## fix_audio_ns
module fix_audio_ns(
	output reg ack, 
	output reg overflow, 
	output reg [16-1:0] tx_data, 
	input [16-1:0] rx_data, 
	input [16+16+16+4-1:0] conf, 
	input req, 
	input enable, 
	input rstn, clk 
);
clock: 83.8 ns
lec_check: 0
abc_area: 1
cap_margin: 20
core_margin: 2
core_utilization: 65
cts_cluster_size: 18
gpl_timing_driven: 1
max_routing_layer: met4
setup_slack_margin: 5.0
slew_margin: 35
tns_end_percent: 90
run.sh (not shown) runs the stock make flow with config.mk's settings and CLKGATE_MAP_FILE=.
Then changed:
- CORE_UTILIZATION: 65 -> 40
- CTS_CLUSTER_SIZE: 18 -> unset
- GPL_TIMING_DRIVEN: 1 -> 0
- MAX_ROUTING_LAYER: met4 -> unset
- SETUP_SLACK_MARGIN: 5.0 -> unset
- SLEW_MARGIN: 35 -> 25
- TNS_END_PERCENT: 90 -> unset
- clock period: 83.8 -> 90.0 ns (I/O delays scaled with it)
- The new run passed the timing, design-rule and antenna checks
- clock-buffer cell count is higher by 7
- routed wire length is higher by about 3.6%
- worst setup slack is worse by 1600 ps
- clock skew climbs by 24 ps
- core utilization falls by 28 points
Then changed:
- ABC_AREA: 1 -> unset
- CORE_UTILIZATION: 40 -> 72
- GPL_TIMING_DRIVEN: 0 -> unset
- PLACE_DENSITY_LB_ADDON: unset -> 0.24
- SLEW_MARGIN: 25 -> 20
- clock period: 90.0 -> 86.0 ns (I/O delays scaled with it)
Area after synthesis went down by 1.5%.
Utilization grows by 36 points.
First-iteration DRC count is higher by 47%.
Synthesized cell count falls by 17%.
Register-to-register slack got worse by 3100 ps.
Clock-buffer cell count drops by 3.
Hold slack improves by 3.8 ps.
Then changed:
- CTS_CLUSTER_DIAMETER: unset -> 231
- CTS_CLUSTER_SIZE: unset -> 61
- MAX_ROUTING_LAYER: unset -> met4
- PLACE_DENSITY_LB_ADDON: 0.24 -> unset
- SETUP_SLACK_MARGIN: unset -> 3.8
- clock period: 86.0 -> 77.0 ns (I/O delays scaled with it)
=>
- Now the flow stopped in global routing (5_1_grt), error GRT-0232
- synthesized area is unchanged
- die area does not change
- synthesized cell count is unchanged
Then changed:
- CORE_UTILIZATION: 72 -> 40
- CTS_CLUSTER_DIAMETER: 231 -> unset
- CTS_CLUSTER_SIZE: 61 -> unset
- MAX_ROUTING_LAYER: met4 -> unset
- SETUP_SLACK_MARGIN: 3.8 -> unset
- clock period: 77.0 -> 90.0 ns (I/O delays scaled with it)
The new run finished with timing, DRC and antenna clean. Die area climbs by 79%. Synthesized cell count stays the same. Synthesized area stays the same.


## job 101
Starting RTL as in the previous note.
make LEC_CHECK=0 ABC_AREA=1 CAP_MARGIN=20 CORE_MARGIN=2 CORE_UTILIZATION=72 CTS_CLUSTER_SIZE=18 GPL_TIMING_DRIVEN=1 MAX_ROUTING_LAYER=met4 PLACE_DENSITY_LB_ADDON=0.07 SETUP_SLACK_MARGIN=2.14 SLEW_MARGIN=35 TNS_END_PERCENT=5 finish   # period 75.5 ns
What the final checks of job 101 revealed, after a flow that finished every stage, was a layout that fails on setup timing.
Modified inputs, job 102 compared to job 101
- ABC_AREA: 1 -> unset
- SLEW_MARGIN: 35 -> 20
- TNS_END_PERCENT: 5 -> unset
- CTS_CLUSTER_SIZE: 18 -> 61
- PLACE_DENSITY_LB_ADDON: 0.07 -> unset
- CORE_UTILIZATION: 72 -> 66
- SETUP_SLACK_MARGIN: 2.14 -> unset
- GPL_TIMING_DRIVEN: 1 -> unset
- the clock period (ns, I/O delays scaled along): 75.5 -> 77.0
Job 102: flow complete, layout not clean; failing: setup timing
Summary of job 102 over job 101: synthesized cell count went down by about 17%; met1 usage went down by 3.3 points; total detailed-routing wirelength went up by 0.99%; minimum setup slack after placement went up by 840 ps.
Final cell utilization of the core sits lower in job 102 than in job 101.
Against job 101, cell area after layout in job 102 rose by a few percent.
Job 102 vs job 101 on global-route usage: job 102 is the lower one.
Against job 101, multi-input logic area in job 102 rose by more than 10%.
Going from job 101 to job 102, worst-case headroom to the max-slew limit shrinks by 12 points.
Relative to job 102, the following input files were edited for job 103:
- swapping 61 for 35 in CTS_CLUSTER_SIZE
- clearing MAX_ROUTING_LAYER, which used to be met4
- swapping 66 for 71 in CORE_UTILIZATION
- swapping 77.0 for 84.7 in the clock period (ns, I/O delays scaled along)
## What came out
Per the final summary, job 103 finished and its layout is clean on timing, DRC and antenna. Job 103 — maximum frequency 4.9% lower, job 102 as reference. [compare] base=job 102 new=job 103: final area went down, initial antenna violation count increased by 6 relative to the old numbers, post-route minimum period went up by 3990 ps.
Here is what was changed in the inputs of job 104 compared with job 103.
- removing CTS_CLUSTER_SIZE (formerly 35)
- changing CORE_UTILIZATION from 71 to 72
- setting PLACE_DENSITY_LB_ADDON to 0.24 for the first time
- changing the clock period (ns, I/O delays scaled along) from 84.7 to 90.0
Results
Job 104 | stages: all done | timing, DRC, antenna: all pass. From job 103 to job 104 the numbers moved as follows: non-clock buffer count now smaller; maximum clock frequency down about 4%.
Here is what was changed in the inputs of job 105 compared with job 104.
- a deleted PLACE_DENSITY_LB_ADDON that had been 0.24
- a change of CORE_UTILIZATION from 72 to 42
- a change of the clock period (ns, I/O delays scaled along) from 90.0 to 86.2
--- outcome ---
In terms of chip area line of the yosys report, job 104 and job 105 differ only marginally. Job 105 vs job 104 — global-route wire length before repair rose about 0.9%. The met3 layer wire length in the routed design in job 105 sits 57% below the value recorded for job 104. Against job 104, job 105 comes in 4 lower on detailed-routing iteration count for the pre-antenna-repair pass. Changes observed in job 105 relative to job 104: overall die height up about 30%, maximum achievable frequency up 4.7%, logic gate fraction of the total cell area down 1.5 points.


Starting RTL as in the previous note.
Design fix_audio_ns, start of the top module:
module fix_audio_ns(
	output reg ack, 
	output reg overflow, 
	output reg [16-1:0] tx_data, 
	input [16-1:0] rx_data, 
	input [16+16+16+4-1:0] conf, 
	input req, 
	input enable, 
	input rstn, clk 
);
Settings: LEC_CHECK=0, ABC_AREA=1, CAP_MARGIN=25, CELL_PAD_IN_SITES_GLOBAL_PLACEMENT=1, CORE_ASPECT_RATIO=1.82, CORE_MARGIN=8, CORE_UTILIZATION=19, CTS_CLUSTER_SIZE=71, GPL_ROUTABILITY_DRIVEN=0, GPL_TIMING_DRIVEN=0, MAX_ROUTING_LAYER=met4, MIN_ROUTING_LAYER=met2, PLACE_DENSITY_LB_ADDON=0.07, SLEW_MARGIN=15, TNS_END_PERCENT=15; clock period 77.5 ns.
The baseline produced a clean layout.
Edit:
- CAP_MARGIN: 25 -> 20
- CORE_ASPECT_RATIO: 1.82 -> unset
- CORE_UTILIZATION: 19 -> 55
- CTS_CLUSTER_SIZE: 71 -> 18
- GPL_ROUTABILITY_DRIVEN: 0 -> unset
- MIN_ROUTING_LAYER: met2 -> unset
- SETUP_SLACK_MARGIN: unset -> 5.0
- clock period: 77.5 -> 69.3 ns (I/O delays scaled with it)
The changed run finished with setup timing left.
Clock skew goes down by 0.052 ns.
Core utilization rose by 45 points.
Worst hold slack improves by 0.041 ns.
Area after synthesis does not change.
Wire length fell by a quarter to a third.
Sequential share of layout area is higher by 0.96 points.
Worst setup slack gets worse by 13 ns.
First-iteration DRC count went down by well over a third.
Edit:
- ABC_AREA: 1 -> unset
- CELL_PAD_IN_SITES_GLOBAL_PLACEMENT: 1 -> unset
- CORE_MARGIN: 8 -> 2
- CORE_UTILIZATION: 55 -> 57
- CTS_CLUSTER_SIZE: 18 -> unset
- GPL_TIMING_DRIVEN: 0 -> unset
- MAX_ROUTING_LAYER: met4 -> unset
- PLACE_DENSITY_LB_ADDON: 0.07 -> unset
- SETUP_SLACK_MARGIN: 5.0 -> unset
- SLEW_MARGIN: 15 -> 20
- TNS_END_PERCENT: 15 -> unset
- clock period: 69.3 -> 47.9 ns (I/O delays scaled with it)
- The new run reached the layout checks and failed them: setup timing
- routed wire length came out lower by 0.39%
- area after synthesis came out lower by 1.5%
- flip-flop count is unchanged
- critical path depth came out lower by 179
- synthesized cell count came out lower by 17%
- die size came out lower by 11%
- final area came out higher by 9.6%
- non-clock buffer count came out higher by 1158
Edit:
- CORE_ASPECT_RATIO: unset -> 1.96
- CORE_UTILIZATION: 57 -> 40
- SETUP_SLACK_MARGIN: unset -> -2.0
- SLEW_MARGIN: 20 -> 5
- clock period: 47.9 -> 90.0 ns (I/O delays scaled with it)
With this change the flow ran to the end with no violations.
Worst setup slack improved by 35 ns.
Final area falls by about 21%.
Global-route usage falls by 14 points.
Sequential share of layout area rises by 4.2 points.
Wire length falls by about 8%.


Starting RTL as in the previous note.
==> flow/config.mk <==
export PLATFORM = sky130hd
export DESIGN_NAME = fix_audio_ns
export DESIGN_NICKNAME = fix_audio_ns
export VERILOG_FILES = /design/flow/design.v
export SDC_FILE = /design/flow/constraint.sdc
export NUM_CORES = 4
export LEC_CHECK = 0
export ABC_AREA = 1
export CAP_MARGIN = 40
export CORE_MARGIN = 2
export CORE_UTILIZATION = 72
export CTS_CLUSTER_DIAMETER = 215
export CTS_CLUSTER_SIZE = 60
export MAX_ROUTING_LAYER = met4
export SLEW_MARGIN = 20
==> flow/constraint.sdc <==
create_clock -name core_clock -period 68.3 [get_ports {clk}]
set_input_delay 13.6600 -clock core_clock [delete_from_list [all_inputs] [get_ports {clk}]]
set_output_delay 13.6600 -clock core_clock [all_outputs]
set_load 0.01 [all_outputs]
The first run ended with an error in global routing.
Edit:
Settings changed: ABC_AREA 1 to default, CAP_MARGIN 40 to 20, CORE_UTILIZATION 72 to 16, CTS_CLUSTER_DIAMETER 215 to default, CTS_CLUSTER_SIZE 60 to default, MAX_ROUTING_LAYER met4 to default.
Clock period 68.3 ns to 103.0 ns, I/O delays scaled along.
The new run finished with timing, DRC and antenna clean.
Die size rises to 4.4 times its value.
Synthesized area fell by 1.5%.
Synthesized cell count is lower by 17%.
